## JK
==> flow/design.v <==
`timescale 1ns / 1ps
module decoder(
    input [1:0] in,
    output reg [3:0] out
    );
    always @(*) begin
        case(in)
            2'b00: out = 4'b1000;
            2'b01: out = 4'b0100;
            2'b10: out = 4'b0010;
            2'b11: out = 4'b0001;
        endcase
    end
endmodule
`timescale 1ns / 1ps
module ARITHMATIC_UNIT #(parameter width = 16)(
    input [width - 1:0] A,
    input [width - 1:0] B,
    input [1:0] ALU_FUN,
    input clk,rst,
    input Arith_Enable,
    output reg [width - 1:0] Arith_OUT,
    output reg Carry_OUT,
    output reg Arith_Flag
    );
    always@(posedge clk or negedge rst) begin
        if (!rst) begin
            Arith_OUT <= 0;
            Arith_Flag <= 0;
            Carry_OUT <= 0;        
        end
        else if (Arith_Enable) begin
            Arith_OUT <= 0;
            Carry_OUT <= 0;
            Arith_Flag <= 1;
            case (ALU_FUN)
                2'b00:
                begin
                    {Carry_OUT,Arith_OUT} <= A+B;
                end
                2'b01:
                begin
                    {Carry_OUT,Arith_OUT} <= A-B;
                end
                2'b10:
                begin
                    {Carry_OUT,Arith_OUT} <= A*B;
                end                
                2'b11:
                begin
                    {Carry_OUT,Arith_OUT} <= (B == 0) ? {1'b0, {width{1'b1}}} : A/B;
                end                
            endcase
        end
        else begin
            Arith_OUT <= 0;
            Arith_Flag <= 0;
            Carry_OUT <= 0;            
        end
    end
endmodule
`timescale 1ns / 1ps
module Logic_Unit #(parameter width = 16)(
    input [width - 1:0] A,
    input [width - 1:0] B,
    input [1:0] ALU_FUN,
    input clk,rst,
    input Logic_Enable,
    output reg [width - 1:0] Logic_OUT,
    output reg Logic_Flag
    );
 always@(posedge clk or negedge rst) begin
        if (!rst) begin
            Logic_OUT <= 0;
            Logic_Flag <= 0;
        end
        else if (Logic_Enable) begin
            Logic_OUT <= 0;
            Logic_Flag <= 1;
            case (ALU_FUN)
                2'b00:
                begin
                    Logic_OUT <= A&B;
                end
                2'b01:
                begin
                    Logic_OUT <= A|B;
                end
                2'b10:
                begin
                    Logic_OUT <= ~(A&B);
                end                
                2'b11:
                begin
                    Logic_OUT <= ~(A|B);
                end                
            endcase
        end
        else begin
            Logic_OUT <= 0;
            Logic_Flag <= 0;
        end
    end
endmodule
`timescale 1ns / 1ps
module CMP_Unit #(parameter width = 16)(
    input [width - 1:0] A,
    input [width - 1:0] B,
    input [1:0] ALU_FUN,
    input clk,rst,
    input CMP_Enable,
    output reg [width - 1:0] CMP_OUT,
    output reg CMP_Flag
    );
always@(posedge clk or negedge rst) begin
        if (!rst) begin
            CMP_OUT <= 0;
            CMP_Flag <= 0;
        end
        else if (CMP_Enable) begin
            CMP_OUT <= 0;
            CMP_Flag <= 1;
            case (ALU_FUN)
                2'b00:
                begin
                    CMP_OUT <= 0;
                end
                2'b01:
                begin
                    CMP_OUT <= (A==B);
                end
                2'b10:
                begin
                    CMP_OUT <= (A>B)? 2:0;
                end                
                2'b11:
                begin
                    CMP_OUT <= (A<B)? 3:0;
                end                
            endcase
        end
        else begin
            CMP_OUT <= 0;
            CMP_Flag <= 0;
        end
    end
endmodule
`timescale 1ns / 1ps
module Shift_Unit #(parameter width = 16)(
    input [width - 1:0] A,
    input [width - 1:0] B,
    input [1:0] ALU_FUN,
    input clk,rst,
    input Shift_Enable,
    output reg [width - 1:0] Shift_OUT,
    output reg Shift_Flag
    );
always@(posedge clk or negedge rst) begin
        if (!rst) begin
            Shift_OUT <= 0;
            Shift_Flag <= 0;
        end
        else if (Shift_Enable) begin
            Shift_OUT <= 0;
            Shift_Flag <= 1;
            case (ALU_FUN)
                2'b00:
                begin
                    Shift_OUT <= A>>1;
                end
                2'b01:
                begin
                    Shift_OUT <= A<<1;
                end
                2'b10:
                begin
                    Shift_OUT <= B>>1;
                end                
                2'b11:
                begin
                    Shift_OUT <= B<<1;
                end                
            endcase
        end
        else begin
            Shift_OUT <= 0;
            Shift_Flag <= 0;
        end
    end
endmodule
`timescale 1ns / 1ps
module ALU_TOP #(parameter width = 16)(
    input [width - 1:0] A,
    input [width - 1:0] B,
    input [3:0] ALU_FUN,
    input clk,rst,
    output  [width - 1:0] Arith_OUT,
    output  Carry_OUT,
    output  Arith_Flag,
    output  [width - 1:0] Logic_OUT,
    output  Logic_Flag,
    output  [width - 1:0] CMP_OUT,
    output  CMP_Flag,
    output  [width - 1:0] Shift_OUT,
    output  Shift_Flag
    );
wire [3:0] enables;
decoder d0 (ALU_FUN[3:2],enables);
ARITHMATIC_UNIT #(width) d1 (A,B,ALU_FUN[1:0],clk,rst,enables[3],Arith_OUT,Carry_OUT,Arith_Flag);
Logic_Unit #(width) d2 (A,B,ALU_FUN[1:0],clk,rst,enables[2],Logic_OUT,Logic_Flag);
CMP_Unit #(width) d3 (A,B,ALU_FUN[1:0],clk,rst,enables[1],CMP_OUT,CMP_Flag);
Shift_Unit #(width) d4 (A,B,ALU_FUN[1:0],clk,rst,enables[0],Shift_OUT,Shift_Flag);
endmodule
export LEC_CHECK = 0
export CAP_MARGIN = 5
export CELL_PAD_IN_SITES_GLOBAL_PLACEMENT = 0
export CORE_MARGIN = 2
export CORE_UTILIZATION = 55
export CTS_CLUSTER_DIAMETER = 309
export CTS_CLUSTER_SIZE = 98
export PLACE_DENSITY = 0.41
export SLEW_MARGIN = 20
export TNS_END_PERCENT = 30
create_clock -name core_clock -period 57.9 [get_ports {clk}]
run.sh (not shown) runs the stock make flow with config.mk's settings and CLKGATE_MAP_FILE=.
Input-level comparison between MS and JK:
Settings: CORE_UTILIZATION changed from 55 to 67; CELL_PAD_IN_SITES_GLOBAL_PLACEMENT removed (was 0); TNS_END_PERCENT removed (was 30); CTS_CLUSTER_DIAMETER removed (was 309); PLACE_DENSITY removed (was 0.41); CAP_MARGIN changed from 5 to 20; ABC_AREA newly set to 1; the clock period (ns, I/O delays scaled along) changed from 57.9 to 33.0.
[summary]
MS ended up with met4 as its uppermost layer routed; JK ended up with met5.
Comparing JK against MS, there is no change at all in DRC violation count after routing.
MS vs JK — count of distinct cell types in the synthesized netlist dropped by more than a quarter
Comparing JK and MS, the higher critical path depth was measured on MS.
Re number of hold-repair buffers added at the cts stage: no difference whatsoever between MS and JK.
Diff JK -> MS | worst setup slack | decrease of 12,560 ps
MS against JK: cell-internal power higher, number of standard cells in the layout, taps in and fillers out higher, met1 wire length lower, wire length of the first global-routing pass lower.
Compared to JK, MS was floorplanned on a smaller die.
Actual slew at the worst max-slew pin in MS is 58 ps below JK.
--- input diff MS..AL ---
Settings: an added CELL_PAD_IN_SITES_GLOBAL_PLACEMENT of 3; a deleted ABC_AREA that had been 1; a change of CORE_UTILIZATION from 67 to 40; a change of CORE_MARGIN from 2 to 4; a change of SLEW_MARGIN from 20 to 0; an added CTS_CLUSTER_DIAMETER of 287; an added TNS_END_PERCENT of 5; a change of CTS_CLUSTER_SIZE from 98 to 100.
==> comparison <==
MS -> AL: flip-flop count delta 0, exact match
Compared AL vs MS, and total routing resource utilization after global routing is down in AL.
When AL is measured against MS, its worst hold slack turns out 6.0 ps higher.
Area added between synthesis and finish ended up 4.0 points higher on AL than on MS.
When AL is measured against MS, its cell resize tally after clock tree synthesis turns out 22 higher.
Looking at MS and AL, the sequential element share of the synthesized area is a wash.
> inputs changed (AL -> TR)
Settings: setting CORE_ASPECT_RATIO to 0.54 for the first time; setting SETUP_SLACK_MARGIN to 5.0 for the first time; removing TNS_END_PERCENT (formerly 5); changing CELL_PAD_IN_SITES_GLOBAL_PLACEMENT from 3 to 2; setting GPL_ROUTABILITY_DRIVEN to 1 for the first time; changing CTS_CLUSTER_SIZE from 100 to 83; changing CORE_MARGIN from 4 to 3; removing CTS_CLUSTER_DIAMETER (formerly 287); changing SLEW_MARGIN from 0 to 20.
- The final layout from TR, which completed every stage, passed the timing, design-rule and antenna checks at the end of the flow.
- Total power after layout deteriorates in TR relative to AL.
- Clock period minus worst slack ends up higher on AL.
- [TR] die width rose about 34% relative to AL
- TR has more setup slack than AL.
- Going from AL to TR, share of total power in combinational logic rose 0.2 points; buffers plus inverters on the worst setup path lower.
- AL vs TR, beginning of the critical path: B[8] vs B[3]
- Delta (TR minus AL): post-route cell area rose 10%, total placed instance area rose about 2.6%.

========
Setup of P:
RTL: the design.v shown in full above, as it stands there.
make LEC_CHECK=0 CAP_MARGIN=20 CORE_MARGIN=2 CORE_UTILIZATION=59 SLEW_MARGIN=20 finish   # period 18.1 ns
P: flow complete, layout not clean; failing: negative setup slack
#### Input delta (Q over P)
Settings: CORE_UTILIZATION changed from 59 to 68; the clock period (ns, I/O delays scaled along) changed from 18.1 to 16.8.
Results
Each of P and Q falls short of a clean finish. What ended Q was a tool error in clock tree synthesis; the run never finished. What the final checks of P revealed, after a flow that finished every stage, was a layout that fails on negative setup slack. Q vs. P: number of cell rows saw a decrease, area of the placeable core shrank by about 13%. What P reported for half-perimeter wire length of the detailed placement result has to be multiplied by 1.11 to get the figure for Q. Cmp Q vs P: pre-CTS setup slack lower in Q. When Q is set beside P, its initial core utilization turns out to be 9.1 points larger. Q against P: cell count after synthesis now sits at about the same level; die area went down; post-synth area from yosys stat now sits at about the same level.
Setup changes, Q to R
Settings: setting SETUP_SLACK_MARGIN to 3.96 for the first time; setting PLACE_DENSITY_LB_ADDON to 0.19 for the first time; changing CORE_UTILIZATION from 68 to 72; changing SLEW_MARGIN from 20 to 0; setting CTS_CLUSTER_DIAMETER to 25 for the first time; setting ABC_AREA to 1 for the first time.
Findings:
R: DPL-0038 in clock tree synthesis -> run aborted. Summary — number of placement rows, R relative to Q: lower, by about 3.6%. Diff Q -> R: total placed cells including tap cells picked up an extra 172; simple-gate portion of the synthesized area up 3.8 points; pre-placement core utilization picked up an extra 4.3 points. Diff Q -> R | standard cell area after detailed placement | decrease of 0.0011 mm². Measured against each other, R and Q differ in area of the chip, the higher figure coming from Q. The run showing the smaller overall die width is R. Changes observed in R relative to Q: synthesized area lost 0.69%, total of flip-flops plus latches after synthesis held steady.
Power figures rest on the tool's default switching activity, not on a simulated workload.
